==> inputs of exp/fjord <==
==> flow/design.v <==
module incline_sat(
    input [12:0] incline,
    output [9:0] incline_sat
);
assign incline_sat = (~incline[12] && |incline[12:9]) ? 10'h1FF : 
                    (incline[12] && ~(&incline[12:9])) ? 10'h200 : incline[9:0];
endmodule
module desiredDrive(
    input [11:0] avg_torque,
    input [4:0] cadence,
    input not_pedaling,
    input [12:0] incline,
    input [2:0] scale,
    output [11:0] target_curr
);
localparam TORQUE_MIN = 12'h380;
localparam TOO_SMALL = 5'h05;
logic [9:0] inc_sat;
incline_sat i1( .incline(incline), .incline_sat(inc_sat));
logic [10:0] incline_factor;
assign incline_factor = {inc_sat[9], inc_sat[9:0]} + 11'd256;
logic [8:0] incline_factor_limit;
assign incline_factor_limit = (incline_factor[10] == 1'b1) ? 9'h000 : (incline_factor[9]) ? 9'h1FF : incline_factor[8:0];
logic [5:0] cadence_factor;
assign cadence_factor = (|cadence[4:1]) ? ({1'b0, cadence} + 6'd32) : 6'h00;
logic [12:0]torque_off;
assign torque_off = {1'b0, avg_torque} - {1'b0, TORQUE_MIN};
logic [12:0] torque_pos;
assign torque_pos = (torque_off[12] == 1'b1) ? 12'h000 : torque_off[11:0];
logic [30:0]assist_prod;
assign assist_prod = not_pedaling ? 30'h00000000 : (torque_pos * incline_factor_limit * cadence_factor * scale);
assign target_curr = (|assist_prod[29:27]) ? 12'hFFF : assist_prod[26:15];
endmodule
module desiredDrive_reg(
    input clk, rst_n,
    input [11:0] avg_torque,
    input [4:0] cadence,
    input not_pedaling,
    input [12:0] incline,
    input [2:0] scale,
    output logic [11:0] target_curr
);
logic [11:0] avg_torque_r;
logic [4:0] cadence_r;
logic not_pedaling_r;
logic [12:0] incline_r;
logic [2:0] scale_r;
logic [11:0] target_curr_nxt;
always_ff @(posedge clk, negedge rst_n) begin
    if (!rst_n) begin
        avg_torque_r <= 12'h000;
        cadence_r <= 5'h00;
        not_pedaling_r <= 1'b0;
        incline_r <= 13'h0000;
        scale_r <= 3'h0;
    end
    else begin
        avg_torque_r <= avg_torque;
        cadence_r <= cadence;
        not_pedaling_r <= not_pedaling;
        incline_r <= incline;
        scale_r <= scale;
    end
end
desiredDrive iDD(.avg_torque(avg_torque_r), .cadence(cadence_r), .not_pedaling(not_pedaling_r),
                 .incline(incline_r), .scale(scale_r), .target_curr(target_curr_nxt));
always_ff @(posedge clk, negedge rst_n) begin
    if (!rst_n)
        target_curr <= 12'h000;
    else
        target_curr <= target_curr_nxt;
end
endmodule
==> flow/run.sh <==
#!/bin/bash
# the make line also repeats each setting of config.mk as NAME=value (left out here)
make -C /OpenROAD-flow-scripts/flow DESIGN_CONFIG=/design/flow/config.mk WORK_HOME=/design/flow/orfs CLKGATE_MAP_FILE= finish
==> flow/config.mk <==
export PLATFORM = sky130hd
export DESIGN_NAME = desiredDrive_reg
export DESIGN_NICKNAME = desiredDrive_reg
export VERILOG_FILES = /design/flow/design.v
export SDC_FILE = /design/flow/constraint.sdc
export NUM_CORES = 4
export LEC_CHECK = 0
export ABC_AREA = 1
export CAP_MARGIN = 20
export CORE_MARGIN = 2
export CORE_UTILIZATION = 68
export CTS_CLUSTER_DIAMETER = 309
export CTS_CLUSTER_SIZE = 99
export SETUP_SLACK_MARGIN = 2.4
export SLEW_MARGIN = 20
export TNS_END_PERCENT = 10
==> flow/constraint.sdc <==
create_clock -name core_clock -period 10.7 [get_ports {clk}]
set_input_delay 2.1400 -clock core_clock [delete_from_list [all_inputs] [get_ports {clk}]]
set_output_delay 2.1400 -clock core_clock [all_outputs]
set_load 0.01 [all_outputs]
==> inputs of exp/umber, as changes to exp/fjord <==
==> flow/config.mk (replaced) <==
export PLATFORM = sky130hd
export DESIGN_NAME = desiredDrive_reg
export DESIGN_NICKNAME = desiredDrive_reg
export VERILOG_FILES = /design/flow/design.v
export SDC_FILE = /design/flow/constraint.sdc
export NUM_CORES = 4
export LEC_CHECK = 0
export CAP_MARGIN = 20
export CORE_MARGIN = 2
export CORE_UTILIZATION = 72
export CTS_CLUSTER_SIZE = 100
export SLEW_MARGIN = 20
export TNS_END_PERCENT = 10
==> flow/constraint.sdc (replaced) <==
create_clock -name core_clock -period 9.84 [get_ports {clk}]
set_input_delay 1.9680 -clock core_clock [delete_from_list [all_inputs] [get_ports {clk}]]
set_output_delay 1.9680 -clock core_clock [all_outputs]
set_load 0.01 [all_outputs]
==> inputs of exp/xenon, as changes to exp/fjord <==
==> flow/config.mk (replaced) <==
export PLATFORM = sky130hd
export DESIGN_NAME = desiredDrive_reg
export DESIGN_NICKNAME = desiredDrive_reg
export VERILOG_FILES = /design/flow/design.v
export SDC_FILE = /design/flow/constraint.sdc
export NUM_CORES = 4
export LEC_CHECK = 0
export CAP_MARGIN = 20
export CORE_MARGIN = 2
export CORE_UTILIZATION = 65
export SLEW_MARGIN = 20
==> flow/constraint.sdc (replaced) <==
create_clock -name core_clock -period 16.3 [get_ports {clk}]
set_input_delay 3.2600 -clock core_clock [delete_from_list [all_inputs] [get_ports {clk}]]
set_output_delay 3.2600 -clock core_clock [all_outputs]
set_load 0.01 [all_outputs]
==> comparison table <==
Run status: exp/umber aborted with a tool error; exp/xenon complete, no violations; exp/fjord failed layout checks
Failing step: exp/umber global routing (5_1_grt); exp/xenon -; exp/fjord -
Reasons for failing layout checks: exp/umber -; exp/xenon -; exp/fjord setup timing
Non-Clock Buffer Count: exp/umber -; exp/xenon 53; exp/fjord 193
Launching point of the worst reg2reg path: exp/umber -; exp/xenon incline_r[11]$_DFF_PN0_; exp/fjord incline_r[9]$_DFF_PN0_
And-or/or-and share of the synthesized area: exp/umber 0.1150; exp/xenon 0.1150; exp/fjord 0.07788
Launch point of the critical path: exp/umber -; exp/xenon incline_r[11]$_DFF_PN0_; exp/fjord incline_r[9]$_DFF_PN0_
Worst-path clk slew: exp/umber -; exp/xenon 0.09 ns; exp/fjord 0.08 ns
Critical Path Fanout Max: exp/umber -; exp/xenon 12; exp/fjord 10
DP HPWL: exp/umber 25,340 um; exp/xenon 19,520 um; exp/fjord 25,820 um
N_diodes: exp/umber -; exp/xenon 0; exp/fjord 0
Last weighted congestion value of the routability-driven placer: exp/umber 0.9955; exp/xenon 0.9796; exp/fjord 0.9687
Multiplexer area fraction after synthesis: exp/umber 0.005526; exp/xenon 0.005526; exp/fjord 0
